## cordicMagPh
module cordicMagPh
   #(parameter integer N        = 13,  
     parameter integer XY_WIDTH = 18)  
    (input  wire                           clk,
     input  wire                           reset,    
     input  wire                           st,       
     input  wire signed [XY_WIDTH - 1 : 0] xin,      
     input  wire signed [XY_WIDTH - 1 : 0] yin,      
     output reg                            rdy,      
     output wire        [XY_WIDTH - 1 : 0] mag,      
     output wire signed [XY_WIDTH + 1 : 0] ph);      
    localparam integer N_WIDTH = $clog2(N);
    reg signed [XY_WIDTH + 1 : 0] x, y, z;
    reg        [N_WIDTH  - 1 : 0] ni;       
    reg                           qrt;      
    wire signed [XY_WIDTH + 1 : 0] xShift, yShift;
    wire        [XY_WIDTH - 2 : 0] atan;
    reg  signed [XY_WIDTH + 1 : 0] zCnv;
    reg          [XY_WIDTH : 0] a;
    reg  [2 * XY_WIDTH - 1 : 0] r;
    localparam [1 : 0] ST0 = 2'd0, ST1 = 2'd1, ST2 = 2'd2, ST3 = 2'd3;
    reg [1 : 0] state;
    localparam integer PKG_WIDTH = XY_WIDTH + 1;
    function [63:0] atanLUTlong;
        input integer i;
        begin
  ...
Size: about 2400 cells after synthesis, about 70 flip-flops, roughly 78 I/O pins, ~19000 sq um of cells after synthesis.
clock: 5.99 ns
lec_check: 0
cap_margin: 20
core_margin: 2
core_utilization: 72
cts_cluster_diameter: 27
cts_cluster_size: 47
max_routing_layer: met4
place_density_lb_addon: 0.01
setup_slack_margin: 0.51
slew_margin: 20
run.sh (not shown) runs the stock make flow with config.mk's settings and CLKGATE_MAP_FILE=.
The starting point completed, yet does not pass: setup timing.
Rerun with:
CORE_UTILIZATION = 65   (was 72)
CTS_CLUSTER_DIAMETER = default   (was 27)
CTS_CLUSTER_SIZE = default   (was 47)
MAX_ROUTING_LAYER = default   (was met4)
PLACE_DENSITY_LB_ADDON = default   (was 0.01)
SETUP_SLACK_MARGIN = default   (was 0.51)
clock period = 6.31 ns   (was 5.99 ns; I/O delays follow)
Effect:
- The changed run ran to the end with violations: setup timing
- worst setup slack is better by 810 ps
- design area goes down slightly
- wire length goes down by roughly a tenth
- die size goes up by roughly a tenth
- register-to-register slack is better by 810 ps
- via count goes down by a little under a tenth
- core utilization goes down by 11 points
Rerun with:
CORE_UTILIZATION = 57   (was 65)
clock period = 7.59 ns   (was 6.31 ns; I/O delays follow)
Outcome:
- The changed run ran to the end with no violations
- final cell count drops slightly
- synthesized cell count stays the same
- hold slack gets worse by 7.1 ps
- flip-flop count stays the same
- sequential share of layout area climbs by 0.32 points
- non-clock buffer count drops by 68
- global-route usage drops by 5.3 points
Rerun with:
CORE_UTILIZATION = 28   (was 57)
clock period = 9.76 ns   (was 7.59 ns; I/O delays follow)
The new run finished with timing, DRC and antenna clean.
First-iteration DRC count drops by about 13%.
Routed wire length climbs by 0.36%.
Cell count climbs by about 15%.
Critical path depth went up by 1.
Synthesized cell count stays the same.
Global-route usage came out lower by 19 points.
Area after synthesis does not change.
Setup slack gets better by 1700 ps.

========
Setup of job 101:
The RTL this note starts from:
==> flow/design.v <==
module cordicMagPh
   #(parameter integer N        = 13,  
     parameter integer XY_WIDTH = 18)  
    (input  wire                           clk,
     input  wire                           reset,    
     input  wire                           st,       
     input  wire signed [XY_WIDTH - 1 : 0] xin,      
     input  wire signed [XY_WIDTH - 1 : 0] yin,      
     output reg                            rdy,      
     output wire        [XY_WIDTH - 1 : 0] mag,      
     output wire signed [XY_WIDTH + 1 : 0] ph);      
    localparam integer N_WIDTH = $clog2(N);
    reg signed [XY_WIDTH + 1 : 0] x, y, z;
    reg        [N_WIDTH  - 1 : 0] ni;       
    reg                           qrt;      
    wire signed [XY_WIDTH + 1 : 0] xShift, yShift;
    wire        [XY_WIDTH - 2 : 0] atan;
    reg  signed [XY_WIDTH + 1 : 0] zCnv;
    reg          [XY_WIDTH : 0] a;
    reg  [2 * XY_WIDTH - 1 : 0] r;
    localparam [1 : 0] ST0 = 2'd0, ST1 = 2'd1, ST2 = 2'd2, ST3 = 2'd3;
    reg [1 : 0] state;
    localparam integer PKG_WIDTH = XY_WIDTH + 1;
    function [63:0] atanLUTlong;
        input integer i;
        begin
            case (i)
                0: atanLUTlong = 64'd2305843009213693952;
                1: atanLUTlong = 64'd1361218612134873344;
                2: atanLUTlong = 64'd719230530580881024;
                3: atanLUTlong = 64'd365092647525521984;
                4: atanLUTlong = 64'd183254791493294816;
                5: atanLUTlong = 64'd91716730292036224;
                6: atanLUTlong = 64'd45869556482713136;
                7: atanLUTlong = 64'd22936177926750896;
                8: atanLUTlong = 64'd11468263948075832;
                9: atanLUTlong = 64'd5734153847876408;
                10: atanLUTlong = 64'd2867079658191484;
                11: atanLUTlong = 64'd1433540170878135;
                12: atanLUTlong = 64'd716770128161890;
                13: atanLUTlong = 64'd358385069421298;
                14: atanLUTlong = 64'd179192535378193;
                15: atanLUTlong = 64'd89596267772540;
                16: atanLUTlong = 64'd44798133896700;
                17: atanLUTlong = 64'd22399066949654;
                18: atanLUTlong = 64'd11199533474990;
                19: atanLUTlong = 64'd5599766737515;
                20: atanLUTlong = 64'd2799883368760;
                21: atanLUTlong = 64'd1399941684380;
                22: atanLUTlong = 64'd699970842190;
                23: atanLUTlong = 64'd349985421095;
                24: atanLUTlong = 64'd174992710548;
                25: atanLUTlong = 64'd87496355274;
                26: atanLUTlong = 64'd43748177637;
                27: atanLUTlong = 64'd21874088818;
                28: atanLUTlong = 64'd10937044409;
                29: atanLUTlong = 64'd5468522205;
                30: atanLUTlong = 64'd2734261102;
                31: atanLUTlong = 64'd1367130551;
                32: atanLUTlong = 64'd683565276;
                33: atanLUTlong = 64'd341782638;
                34: atanLUTlong = 64'd170891319;
                35: atanLUTlong = 64'd85445659;
                36: atanLUTlong = 64'd42722830;
                37: atanLUTlong = 64'd21361415;
                38: atanLUTlong = 64'd10680707;
                39: atanLUTlong = 64'd5340354;
                40: atanLUTlong = 64'd2670177;
                41: atanLUTlong = 64'd1335088;
                42: atanLUTlong = 64'd667544;
                43: atanLUTlong = 64'd333772;
                44: atanLUTlong = 64'd166886;
                45: atanLUTlong = 64'd83443;
                46: atanLUTlong = 64'd41722;
                47: atanLUTlong = 64'd20861;
                48: atanLUTlong = 64'd10430;
                49: atanLUTlong = 64'd5215;
                50: atanLUTlong = 64'd2608;
                51: atanLUTlong = 64'd1304;
                52: atanLUTlong = 64'd652;
                53: atanLUTlong = 64'd326;
                54: atanLUTlong = 64'd163;
                55: atanLUTlong = 64'd81;
                56: atanLUTlong = 64'd41;
                57: atanLUTlong = 64'd20;
                58: atanLUTlong = 64'd10;
                59: atanLUTlong = 64'd5;
                60: atanLUTlong = 64'd3;
                61: atanLUTlong = 64'd1;
                62: atanLUTlong = 64'd1;
                63: atanLUTlong = 64'd0;
                default: atanLUTlong = 64'd0;
            endcase
        end
    endfunction
    function [63:0] coefdLUTlong;
        input integer i;
        begin
            case (i)
                0: coefdLUTlong = 64'd3260954456333195264;
                1: coefdLUTlong = 64'd2916686334356757504;
                2: coefdLUTlong = 64'd2829601372552588288;
                3: coefdLUTlong = 64'd2807750841902562304;
                4: coefdLUTlong = 64'd2802282967498353152;
                5: coefdLUTlong = 64'd2800915666627739136;
                6: coefdLUTlong = 64'd2800573820569637376;
                7: coefdLUTlong = 64'd2800488357751430656;
                8: coefdLUTlong = 64'd2800466991965381120;
                9: coefdLUTlong = 64'd2800461650513774592;
                10: coefdLUTlong = 64'd2800460315150554624;
                11: coefdLUTlong = 64'd2800459981309729792;
                12: coefdLUTlong = 64'd2800459897849522176;
                13: coefdLUTlong = 64'd2800459876984470016;
                14: coefdLUTlong = 64'd2800459871768206848;
                15: coefdLUTlong = 64'd2800459870464141312;
                16: coefdLUTlong = 64'd2800459870138124800;
                17: coefdLUTlong = 64'd2800459870056620544;
                18: coefdLUTlong = 64'd2800459870036244480;
                19: coefdLUTlong = 64'd2800459870031150592;
                20: coefdLUTlong = 64'd2800459870029877248;
                21: coefdLUTlong = 64'd2800459870029558784;
                22: coefdLUTlong = 64'd2800459870029479424;
                23: coefdLUTlong = 64'd2800459870029459456;
                24: coefdLUTlong = 64'd2800459870029454336;
                25: coefdLUTlong = 64'd2800459870029453312;
                default: coefdLUTlong = 64'd0;
            endcase
        end
    endfunction
    localparam integer COEFD_LUT_LONG_SIZE = 26;
    function [PKG_WIDTH - 3 : 0] atanLUTshort;
        input integer i;
        reg [63 : 0] v;
        begin
            v = atanLUTlong(i);
            atanLUTshort = v[61 -: PKG_WIDTH - 2];
        end
    endfunction
    function [PKG_WIDTH - 3 : 0] coefdInit;
        input integer dummy;
        reg [63 : 0] v;
        begin
            if (N - 1 > COEFD_LUT_LONG_SIZE - 1)
                v = coefdLUTlong(COEFD_LUT_LONG_SIZE - 1);
            else
                v = coefdLUTlong(N - 1);
            coefdInit = v[61 -: PKG_WIDTH - 2];
        end
    endfunction
    localparam [PKG_WIDTH - 3 : 0] coefd = coefdInit(0);
    function [PKG_WIDTH - 1 : 0] signalSaturate;
        input [PKG_WIDTH - 1 : 0] x;
        begin
            if (x[PKG_WIDTH - 1 : PKG_WIDTH - 2] == 2'b01) begin
                signalSaturate = {2'b01, {(PKG_WIDTH - 2){1'b0}}};
            end else if (x[PKG_WIDTH - 1 : PKG_WIDTH - 2] == 2'b10) begin
                signalSaturate = {2'b11, {(PKG_WIDTH - 2){1'b0}}};
            end else begin
                signalSaturate = x;
            end
        end
    endfunction
    always @(posedge clk or posedge reset)
    if (reset) begin
        rdy   <= 1'b0;
        x     <= {(XY_WIDTH + 2){1'b0}};
        y     <= {(XY_WIDTH + 2){1'b0}};
        z     <= {(XY_WIDTH + 2){1'b0}};
        ni    <= {N_WIDTH{1'b0}};
        qrt   <= 1'b0;
        state <= ST0;
    end else begin
        if (st) begin  
            rdy <= 1'b0;
            ni  <= {N_WIDTH{1'b0}};  
            if (xin < 0) begin
                x   <= -xin;
                qrt <= 1'b1;
            end else begin  
                x   <= xin;
                qrt <= 1'b0;
            end
            y <= yin;
            state <= ST1;
        end else begin
            case (state)
                ST0: begin
                    rdy <= 1'b1;
                end
                ST1: begin
                    if (y == 0) begin  
                        rdy <= 1'b1;
                        if (~qrt) begin  
                            z <= {(XY_WIDTH + 2){1'b0}};
                        end else begin
                            z <= {2'b01, {XY_WIDTH{1'b0}}};  
                        end
                        state <= ST0;  
                    end else begin  
                        if (y < 0) begin
                            x <= x - y;
                            y <= y + x;
                            z <= -atan;
                        end else begin
                            x <= x + y;
                            y <= y - x;
                            z <= atan;
                        end
                        ni    <= ni + 1'd1;
                        state <= ST2;
                    end
                end
                ST2: begin
                    if (y < 0) begin
                        x <= x - yShift;
                        y <= y + xShift;
                        z <= z - atan;
                    end else begin  
                        x <= x + yShift;
                        y <= y - xShift;
                        z <= z + atan;
                    end
                    if (ni < N - 1) begin  
                        ni    <= ni + 1'd1;
                        state <= ST2;
                    end else begin
                        ni    <= {N_WIDTH{1'b0}};
                        state <= ST3;
                    end
                end
                ST3: begin
                    rdy   <= 1'b1;
                    x     <= {1'b0, r[2 * XY_WIDTH - 1 : XY_WIDTH - 1]};
                    z     <= zCnv;
                    state <= ST0;
                end
            endcase
        end
    end
    assign xShift = x >>> ni;
    assign yShift = y >>> ni;
    assign atan   = atanLUTshort(ni);
    always @(*) begin
        if (x >= 0) begin
            a = x[XY_WIDTH : 0];
        end else begin
            a = {(XY_WIDTH + 1){1'b0}};
        end
        r = a * coefd;
    end
    always @(*) begin
        zCnv = {z[XY_WIDTH + 1], signalSaturate(z[XY_WIDTH : 0])};
        if (~qrt) begin  
            zCnv = zCnv;
        end else begin     
            if (zCnv >= 0) begin
                zCnv = {2'b01, {XY_WIDTH{1'b0}}} - zCnv;  
            end else begin
                zCnv = {2'b11, {XY_WIDTH{1'b0}}} - zCnv;  
            end
        end
    end
    assign mag = x[XY_WIDTH - 1 : 0];
    assign ph  = z;
endmodule
make LEC_CHECK=0 CAP_MARGIN=0 CORE_ASPECT_RATIO=0.83 CORE_MARGIN=2 CORE_UTILIZATION=72 CTS_CLUSTER_DIAMETER=374 CTS_CLUSTER_SIZE=83 GPL_TIMING_DRIVEN=1 HOLD_SLACK_MARGIN=-0.08 PLACE_DENSITY_LB_ADDON=0.06 SETUP_SLACK_MARGIN=-0.57 SLEW_MARGIN=25 TNS_END_PERCENT=5 finish   # period 5.64 ns
Job 101: complete, dirty (negative setup slack)
Inputs modified between job 101 and job 102:
- CTS_CLUSTER_DIAMETER: 374 -> 380
- HOLD_SLACK_MARGIN: -0.08 -> unset
- SETUP_SLACK_MARGIN: -0.57 -> 1.73
- PLACE_DENSITY_LB_ADDON: 0.06 -> 0.22
- SLEW_MARGIN: 25 -> 20
- the clock period (ns, I/O delays scaled along): 5.64 -> 5.89
==> results <==
- Of job 101 and job 102, not a single run came through the flow clean.
- Job 101 finished all stages; layout check result: FAIL, due to negative setup slack.
- STATUS run=job 102 STAGES=ALL_DONE FINAL_CHECKS=FAILED CAUSE=max-capacitance violations, max-slew violations, negative setup slack
- Delta (job 102 minus job 101): final worst-path cycle share now sits higher; post-layout instance count excluding filler cells now sits at about the same level; total length of routed met3 wires now sits higher.
- Sort job 101 and job 102 by count of buffers added by post-CTS timing repair for setup asc -> top: job 101
- Summary of job 102 over job 101: global-route usage over all layers now larger; utilization grew by 2.3 points.
